==> inputs of yarrow <==
// Final_Project
module Final_Project(reset,sw1,sw2,sw3,sw4,FPGA_clk,dot_row,dot0_col,dot1_col,
							out1, out2, out3, out4, out5, out6);
export LEC_CHECK = 0
export CAP_MARGIN = 20
export CORE_ASPECT_RATIO = 1.23
export CORE_MARGIN = 2
export CORE_UTILIZATION = 42
export CTS_CLUSTER_DIAMETER = 210
export GPL_ROUTABILITY_DRIVEN = 0
export GPL_TIMING_DRIVEN = 0
export HOLD_SLACK_MARGIN = 0.09
export MAX_ROUTING_LAYER = met4
export PLACE_DENSITY_LB_ADDON = 0.02
export SLEW_MARGIN = 20
export TNS_END_PERCENT = 80
create_clock -name core_clock -period 12.3 [get_ports {FPGA_clk}]
run.sh (not shown) runs the stock make flow with config.mk's settings and CLKGATE_MAP_FILE=.
==> tundra: changes against yarrow <==
==> flow/config.mk (replaced) <==
export PLATFORM = sky130hd
export DESIGN_NAME = Final_Project
export DESIGN_NICKNAME = Final_Project
export VERILOG_FILES = /design/flow/design.v
export SDC_FILE = /design/flow/constraint.sdc
export NUM_CORES = 4
export LEC_CHECK = 0
export CAP_MARGIN = 20
export CELL_PAD_IN_SITES_GLOBAL_PLACEMENT = 2
export CORE_MARGIN = 2
export CORE_UTILIZATION = 40
export GPL_ROUTABILITY_DRIVEN = 0
export GPL_TIMING_DRIVEN = 0
export SLEW_MARGIN = 10
==> flow/constraint.sdc (replaced) <==
create_clock -name core_clock -period 10.0 [get_ports {FPGA_clk}]
set_input_delay 2.0000 -clock core_clock [delete_from_list [all_inputs] [get_ports {FPGA_clk}]]
set_output_delay 2.0000 -clock core_clock [all_outputs]
set_load 0.01 [all_outputs]
==> fjord: changes against yarrow <==
==> flow/config.mk (replaced) <==
export PLATFORM = sky130hd
export DESIGN_NAME = Final_Project
export DESIGN_NICKNAME = Final_Project
export VERILOG_FILES = /design/flow/design.v
export SDC_FILE = /design/flow/constraint.sdc
export NUM_CORES = 4
export LEC_CHECK = 0
export ABC_AREA = 1
export CAP_MARGIN = 20
export CORE_ASPECT_RATIO = 1.02
export CORE_MARGIN = 3
export CORE_UTILIZATION = 42
export CTS_CLUSTER_DIAMETER = 210
export GPL_ROUTABILITY_DRIVEN = 1
export GPL_TIMING_DRIVEN = 1
export MAX_ROUTING_LAYER = met5
export MIN_ROUTING_LAYER = met2
export PLACE_DENSITY_LB_ADDON = 0.02
export SLEW_MARGIN = 25
export TNS_END_PERCENT = 80
==> flow/constraint.sdc (replaced) <==
create_clock -name core_clock -period 4.07 [get_ports {FPGA_clk}]
set_input_delay 0.8140 -clock core_clock [delete_from_list [all_inputs] [get_ports {FPGA_clk}]]
set_output_delay 0.8140 -clock core_clock [all_outputs]
set_load 0.01 [all_outputs]
==> metrics.txt <==
# HELP chip_impl_metric Synthesis and place-and-route metrics
# TYPE chip_impl_metric gauge
chip_impl_metric{name="fp_util",unit="%"} 40.5
chip_impl_metric{name="slowest_delay",unit="ps"} 620
chip_impl_metric{name="max_freq",unit="MHz"} 140
chip_impl_metric{name="final.setup.worst_slack",unit="ps"} 2870
chip_impl_metric{name="n_tap_cell",unit=""} 592
chip_impl_metric{name="drt_pass1_iterations",unit=""} 5
chip_impl_info{name="outcome",value="finished clean"} 1
# the run above: tundra

==> metrics.txt <==
# HELP chip_impl_metric Synthesis and place-and-route metrics
# TYPE chip_impl_metric gauge
chip_impl_info{name="outcome",value="finished clean"} 1
chip_impl_metric{name="n_tap_cell",unit=""} 559
chip_impl_metric{name="slowest_delay",unit="ps"} 550
chip_impl_metric{name="fp_util",unit="%"} 42.3
chip_impl_metric{name="final.setup.worst_slack",unit="ps"} 4940
chip_impl_metric{name="max_freq",unit="MHz"} 136
chip_impl_metric{name="drt_pass1_iterations",unit=""} 6
# the run above: yarrow

==> metrics.txt <==
# HELP chip_impl_metric Synthesis and place-and-route metrics
# TYPE chip_impl_metric gauge
chip_impl_info{name="outcome",value="complete, but fails checks"} 1
chip_impl_info{name="checkFailReasons",value="negative setup slack"} 1
chip_impl_metric{name="final.setup.worst_slack",unit="ps"} -256
chip_impl_metric{name="slowest_delay",unit="ps"} 360
chip_impl_metric{name="setup_viol",unit=""} 40
chip_impl_metric{name="n_tap_cell",unit=""} 607
# the run above: fjord



==> inputs of trial 28 <==
Final_Project again, from the RTL that the note above started with.
// Final_Project
module Final_Project(reset,sw1,sw2,sw3,sw4,FPGA_clk,dot_row,dot0_col,dot1_col,
							out1, out2, out3, out4, out5, out6);
input FPGA_clk;	 
input reset, sw1, sw2, sw3, sw4; 
output [7:0]dot_row, dot0_col, dot1_col;
output [6:0]out1, out2, out3, out4, out5, out6;
reg [3:0]x;	 
reg move_x;	 
reg [1:0]move_y;	 
reg [2:0]y;	 
reg [1:0]gamestate;	 
reg [6:0]timecount;  
reg [6:0]lscore, rscore;
reg [3:0]x_q;
reg [2:0]y_q;
reg [1:0]gamestate_q;
reg [6:0]lscore_q, rscore_q;
wire [7:0]my_plate, enemy_plate; 
wire ballclk;
wire plateclk;
wire timeclk;
wire refreshclk;	
wire dotmatrixclk;
wire goalclk;
wire [7:0]dot_row, dot0_col, dot1_col;
wire [6:0]out1, out2, out3, out4, out5, out6;
dotmatrix DOT(.clk(FPGA_clk), .reset(reset), .en(dotmatrixclk), .gamestate(gamestate_q), .dot_row(dot_row), 
				  .dot0_col(dot0_col), .dot1_col(dot1_col), .my_plate(my_plate),
				  .rscore(rscore_q), .lscore(lscore_q),
				  .enemy_plate(enemy_plate), .x(x_q), .y(y_q));
plate PLA (.reset(reset), .clk(FPGA_clk), .en(plateclk), .sw1(sw1), .sw2(sw2), .sw3(sw3), .sw4(sw4), 
			  .nextleftpos(my_plate), .nextrightpos(enemy_plate));
sevendisplay SEV(.lscore(lscore), .rscore(rscore), .timecount(timecount),
					  .out1(out1), .out2(out2), .out3(out3), .out4(out4),
					  .out5(out5), .out6(out6));
clock CLK(.clk(FPGA_clk), .reset(reset), .ballclk(ballclk), .plateclk(plateclk),
			 .timeclk(timeclk), .refreshclk(refreshclk), .dotmatrixclk(dotmatrixclk),.goalclk(goalclk));	
	always@(posedge FPGA_clk) 	 
	begin						 
		if(!reset)				 
		begin
			timecount = 7'd5;
			move_x = 1'b1;
  ...
clock: 4.78 ns
lec_check: 0
abc_area: 1
cap_margin: 20
core_margin: 2
core_utilization: 72
cts_cluster_size: 75
setup_slack_margin: 1.25
slew_margin: 20
==> inputs of trial 63, as changes to trial 28 <==
Settings changed: ABC_AREA 1 to 0, CAP_MARGIN 20 to 35, CORE_ASPECT_RATIO from default to 1.88, CORE_UTILIZATION 72 to 24, CTS_CLUSTER_SIZE 75 to default, GPL_ROUTABILITY_DRIVEN from default to 0, HOLD_SLACK_MARGIN from default to -0.09, PLACE_DENSITY_LB_ADDON from default to 0.26, SETUP_SLACK_MARGIN 1.25 to -0.16.
==> flow/constraint.sdc (replaced) <==
create_clock -name core_clock -period 11.0 [get_ports {FPGA_clk}]
set_input_delay 2.2000 -clock core_clock [delete_from_list [all_inputs] [get_ports {FPGA_clk}]]
set_output_delay 2.2000 -clock core_clock [all_outputs]
set_load 0.01 [all_outputs]
==> inputs of trial 84, as changes to trial 28 <==
Settings changed: ABC_AREA 1 to default, CORE_UTILIZATION 72 to 40, CTS_CLUSTER_SIZE 75 to default, SETUP_SLACK_MARGIN 1.25 to default.
==> flow/constraint.sdc (replaced) <==
create_clock -name core_clock -period 10.0 [get_ports {FPGA_clk}]
set_input_delay 2.0000 -clock core_clock [delete_from_list [all_inputs] [get_ports {FPGA_clk}]]
set_output_delay 2.0000 -clock core_clock [all_outputs]
set_load 0.01 [all_outputs]
==> inputs of build 57, as changes to trial 28 <==
Settings changed: ABC_AREA 1 to default, CELL_PAD_IN_SITES_GLOBAL_PLACEMENT from default to 2, CORE_UTILIZATION 72 to 40, CTS_CLUSTER_SIZE 75 to 26, GPL_ROUTABILITY_DRIVEN from default to 1, GPL_TIMING_DRIVEN from default to 1, MAX_ROUTING_LAYER from default to met4, MIN_ROUTING_LAYER from default to met2, PLACE_DENSITY from default to 0.66, SETUP_SLACK_MARGIN 1.25 to -0.77, SLEW_MARGIN 20 to 10.
==> flow/constraint.sdc (replaced) <==
create_clock -name core_clock -period 10.0 [get_ports {FPGA_clk}]
set_input_delay 2.0000 -clock core_clock [delete_from_list [all_inputs] [get_ports {FPGA_clk}]]
set_output_delay 2.0000 -clock core_clock [all_outputs]
set_load 0.01 [all_outputs]
==> summary of the runs <==
Trial 84 finished with timing, DRC and antenna clean. Trial 63 finished clean. Build 57 finished with DRC left. Trial 28 stopped in global routing (GRT-0232). Via count, highest first: build 57, trial 63, trial 84. Of trial 84 and trial 63, trial 63 has the higher final cell count (gap 11%, measured against trial 63). First-iteration DRC count: trial 63 < trial 84 < build 57. In sequential cell count, trial 84 and build 57 do not differ. In trial 28 the synthesized cell count is larger than in build 57, by 33%. The highest clock skew belongs to trial 63, the lowest to build 57. Die area: trial 63 is higher than trial 84 (66%).
